==> v4 <==
## system_top
module system_top (
    input  wire         clk, 
    input  wire         rst,
    input  wire         rx,
    output wire         tx,
    input  wire         miso,
    output wire         sclk,
    output wire         mosi,
    output wire         cs_n,
    output wire         nrst_pd,
    output wire [4:0]   pwm_servos,  
    input  wire [4:0]   input_ir,
	output wire [4:0] led_busy,
	output wire         led1, led2
);
    wire [31:0] UID;
    wire        card_OK;
    wire [4:0] disp_start;
    wire [3:0] s_count [0:4];   
    wire [4:0] busy_servo;
    wire dispensing_active = |busy_servo;
    assign led2     = dispensing_active;
	assign led_busy = busy_servo;
    rc522 rfid_inst (
        .clk            (clk),
        .rst            (rst),
        .miso           (miso),
        .sclk           (sclk),
        .mosi           (mosi),
        .cs_n           (cs_n),
        .nrst_pd        (nrst_pd),
        .UID            (UID),
        .card_OK        (card_OK)
    );
    wire [3:0] count_A, count_B, count_C, count_D, count_E;
    assign s_count[0] = count_A;
    assign s_count[1] = count_B;
    assign s_count[2] = count_C;
    assign s_count[3] = count_D;
    assign s_count[4] = count_E;
    uart_controller comm_inst(
        .clk            (clk),
        .rst            (rst),
        .rx             (rx),
        .tx             (tx),
        .led1           (led1),
        .UID            (UID),
        .card_OK        (card_OK),
        .ir_status      (input_ir),
        .dispensing_active  (dispensing_active),
        .dispenser_start    (disp_start),
        .count_A        (count_A),
        .count_B        (count_B),
        .count_C        (count_C),
  ...
Settings: LEC_CHECK=0, ABC_AREA=1, CAP_MARGIN=5, CORE_MARGIN=2, CORE_UTILIZATION=72, CTS_CLUSTER_SIZE=72, HOLD_SLACK_MARGIN=0.29, PLACE_DENSITY=0.63, SLEW_MARGIN=20; clock period 2.67 ns.
run.sh (not shown) runs the stock make flow with config.mk's settings and CLKGATE_MAP_FILE=.
==> inputs of v14, as changes to v4 <==
Settings changed: CAP_MARGIN 5 to 20, CELL_PAD_IN_SITES_DETAIL_PLACEMENT set to 0, CTS_CLUSTER_DIAMETER set to 45, CTS_CLUSTER_SIZE 72 to 71, HOLD_SLACK_MARGIN 0.29 to 0.25, MAX_ROUTING_LAYER set to met4, PLACE_DENSITY 0.63 to unset, PLACE_DENSITY_LB_ADDON set to 0.01, SETUP_SLACK_MARGIN set to 0.76.
==> comparison table <==
| item | v14 | v4 |
|---|---|---|
| Clock-pin slew reported for the worst setup and hold paths after clock tree synthesis | 0.08 ns | 0.06 ns |
| Fmax | 0.294 GHz | 0.368 GHz |
| Global routing met2 resource utilization | 58.3% | 52.4% |
| Gate Area | 19900 um^2 | 17700 um^2 |
| Proportion of cell area spent on the clock network | 6.94% | 6.42% |
| Post-detailed-placement cell area | 47100 um^2 | 46800 um^2 |
| Logic pwr share | 5.4% | 4.6% |
| Area growth from synthesis to layout | 24.2% | 14.7% |
| Req. time, crit path | 3.12 ns | 3.04 ns |
| Combinational share of cell area | 36.1% | 34.7% |
| Global-route wire length before repair | 178 mm | 159 mm |
| Critical path origin | comm_inst.rx_fifo.dout[3] | comm_inst.handler.rx_len[1] |
| Status | complete, but fails checks | complete, but fails checks |
| Layout check failures | negative setup slack | negative setup slack |
| Routed len/inst | 22.6 um | 16.7 um |
| Buffers inserted during post-CTS setup optimization | 52 | 4 |

========
==> job 7706: inputs <==
system_top again, from the RTL that the note above started with.
// system_top
module system_top (
    input  wire         clk, 
    input  wire         rst,
    input  wire         rx,
    output wire         tx,
    input  wire         miso,
    output wire         sclk,
    output wire         mosi,
    output wire         cs_n,
    output wire         nrst_pd,
    output wire [4:0]   pwm_servos,  
    input  wire [4:0]   input_ir,
	output wire [4:0] led_busy,
	output wire         led1, led2
);
Settings: LEC_CHECK=0, CAP_MARGIN=20, CELL_PAD_IN_SITES_DETAIL_PLACEMENT=2, CELL_PAD_IN_SITES_GLOBAL_PLACEMENT=0, CORE_ASPECT_RATIO=1.92, CORE_MARGIN=10, CORE_UTILIZATION=38, CTS_CLUSTER_SIZE=84, GPL_ROUTABILITY_DRIVEN=1, GPL_TIMING_DRIVEN=1, PLACE_DENSITY=0.52, SLEW_MARGIN=20; clock period 5.34 ns.
==> job 1043 (differences from job 7706) <==
CELL_PAD_IN_SITES_DETAIL_PLACEMENT = default   (was 2)
CELL_PAD_IN_SITES_GLOBAL_PLACEMENT = default   (was 0)
CORE_ASPECT_RATIO = default   (was 1.92)
CORE_MARGIN = 2   (was 10)
CORE_UTILIZATION = 72   (was 38)
CTS_CLUSTER_DIAMETER = 359   (was default)
CTS_CLUSTER_SIZE = default   (was 84)
GPL_ROUTABILITY_DRIVEN = default   (was 1)
GPL_TIMING_DRIVEN = default   (was 1)
PLACE_DENSITY = default   (was 0.52)
PLACE_DENSITY_LB_ADDON = 0.01   (was default)
SETUP_SLACK_MARGIN = -0.23   (was default)
==> flow/constraint.sdc (replaced) <==
create_clock -name core_clock -period 2.67 [get_ports {clk}]
set_input_delay 0.5340 -clock core_clock [delete_from_list [all_inputs] [get_ports {clk}]]
set_output_delay 0.5340 -clock core_clock [all_outputs]
set_load 0.01 [all_outputs]
==> job 5066 (differences from job 7706) <==
CELL_PAD_IN_SITES_DETAIL_PLACEMENT = default   (was 2)
CELL_PAD_IN_SITES_GLOBAL_PLACEMENT = default   (was 0)
CORE_ASPECT_RATIO = default   (was 1.92)
CORE_MARGIN = 2   (was 10)
CORE_UTILIZATION = 60   (was 38)
CTS_CLUSTER_SIZE = default   (was 84)
GPL_ROUTABILITY_DRIVEN = default   (was 1)
GPL_TIMING_DRIVEN = default   (was 1)
PLACE_DENSITY = default   (was 0.52)
==> flow/constraint.sdc (replaced) <==
create_clock -name core_clock -period 3.33 [get_ports {clk}]
set_input_delay 0.6660 -clock core_clock [delete_from_list [all_inputs] [get_ports {clk}]]
set_output_delay 0.6660 -clock core_clock [all_outputs]
set_load 0.01 [all_outputs]
==> comparison table <==
Highest metal layer with signal wires: job 5066 met4; job 7706 met5; job 1043 met4
Clock group: job 5066 11200 µW; job 7706 6820 µW; job 1043 14200 µW
Crit path largest cell delay: job 5066 0.54 ns; job 7706 0.76 ns; job 1043 0.54 ns
Total power after layout: job 5066 24800 µW; job 7706 15310 µW; job 1043 31380 µW
Final worst hold slack: job 5066 0.3326 ns; job 7706 0.3369 ns; job 1043 0.3373 ns
Number of fill cells in the layout: job 5066 5405; job 7706 11680; job 1043 3077
Cell Pwr Density: job 5066 506.9 nW/µm²; job 7706 314.4 nW/µm²; job 1043 617.6 nW/µm²
Power attributed to sequential cells: job 5066 12800 µW; job 7706 7990 µW; job 1043 16000 µW
Worst min-delay path startpoint: job 5066 rfid_inst.spi_module.miso_sync[0]; job 7706 rfid_inst.spi_module.miso_sync[0]; job 1043 miso
Run status: job 5066 finished clean; job 7706 finished clean; job 1043 complete, but fails checks
Reasons for failing layout checks: job 5066 -; job 7706 -; job 1043 setup timing
Sum of negative setup slack: job 5066 0 ns; job 7706 0 ns; job 1043 -68.46 ns
Combinational cell power: job 5066 804 µW; job 7706 501 µW; job 1043 1240 µW
Leakage dissipation: job 5066 0.01800 µW; job 7706 0.01745 µW; job 1043 0.01910 µW
Post-route insts no fill: job 5066 5113; job 7706 5546; job 1043 5132
Area of all placed cells without fillers: job 5066 48930 µm²; job 7706 48710 µm²; job 1043 50820 µm²
Class of the tightest hold or removal check: job 5066 flip-flop to flip-flop; job 7706 flip-flop to flip-flop; job 1043 primary input to flip-flop
Area share of buffers outside the clock network: job 5066 0.02445; job 7706 0.01151; job 1043 0.05655
Via count of the first global-routing pass: job 5066 30010; job 7706 35380; job 1043 32310
Combined flip-flop and latch cell area: job 5066 24370 µm²; job 7706 24370 µm²; job 1043 24380 µm²
Maximum ir drop on the vdd rail: job 5066 574.3 µV; job 7706 256.1 µV; job 1043 890.6 µV
Total stage count of the critical path: job 5066 10; job 7706 9; job 1043 10
No activity file was given, so power comes from the tool's default toggle rates.
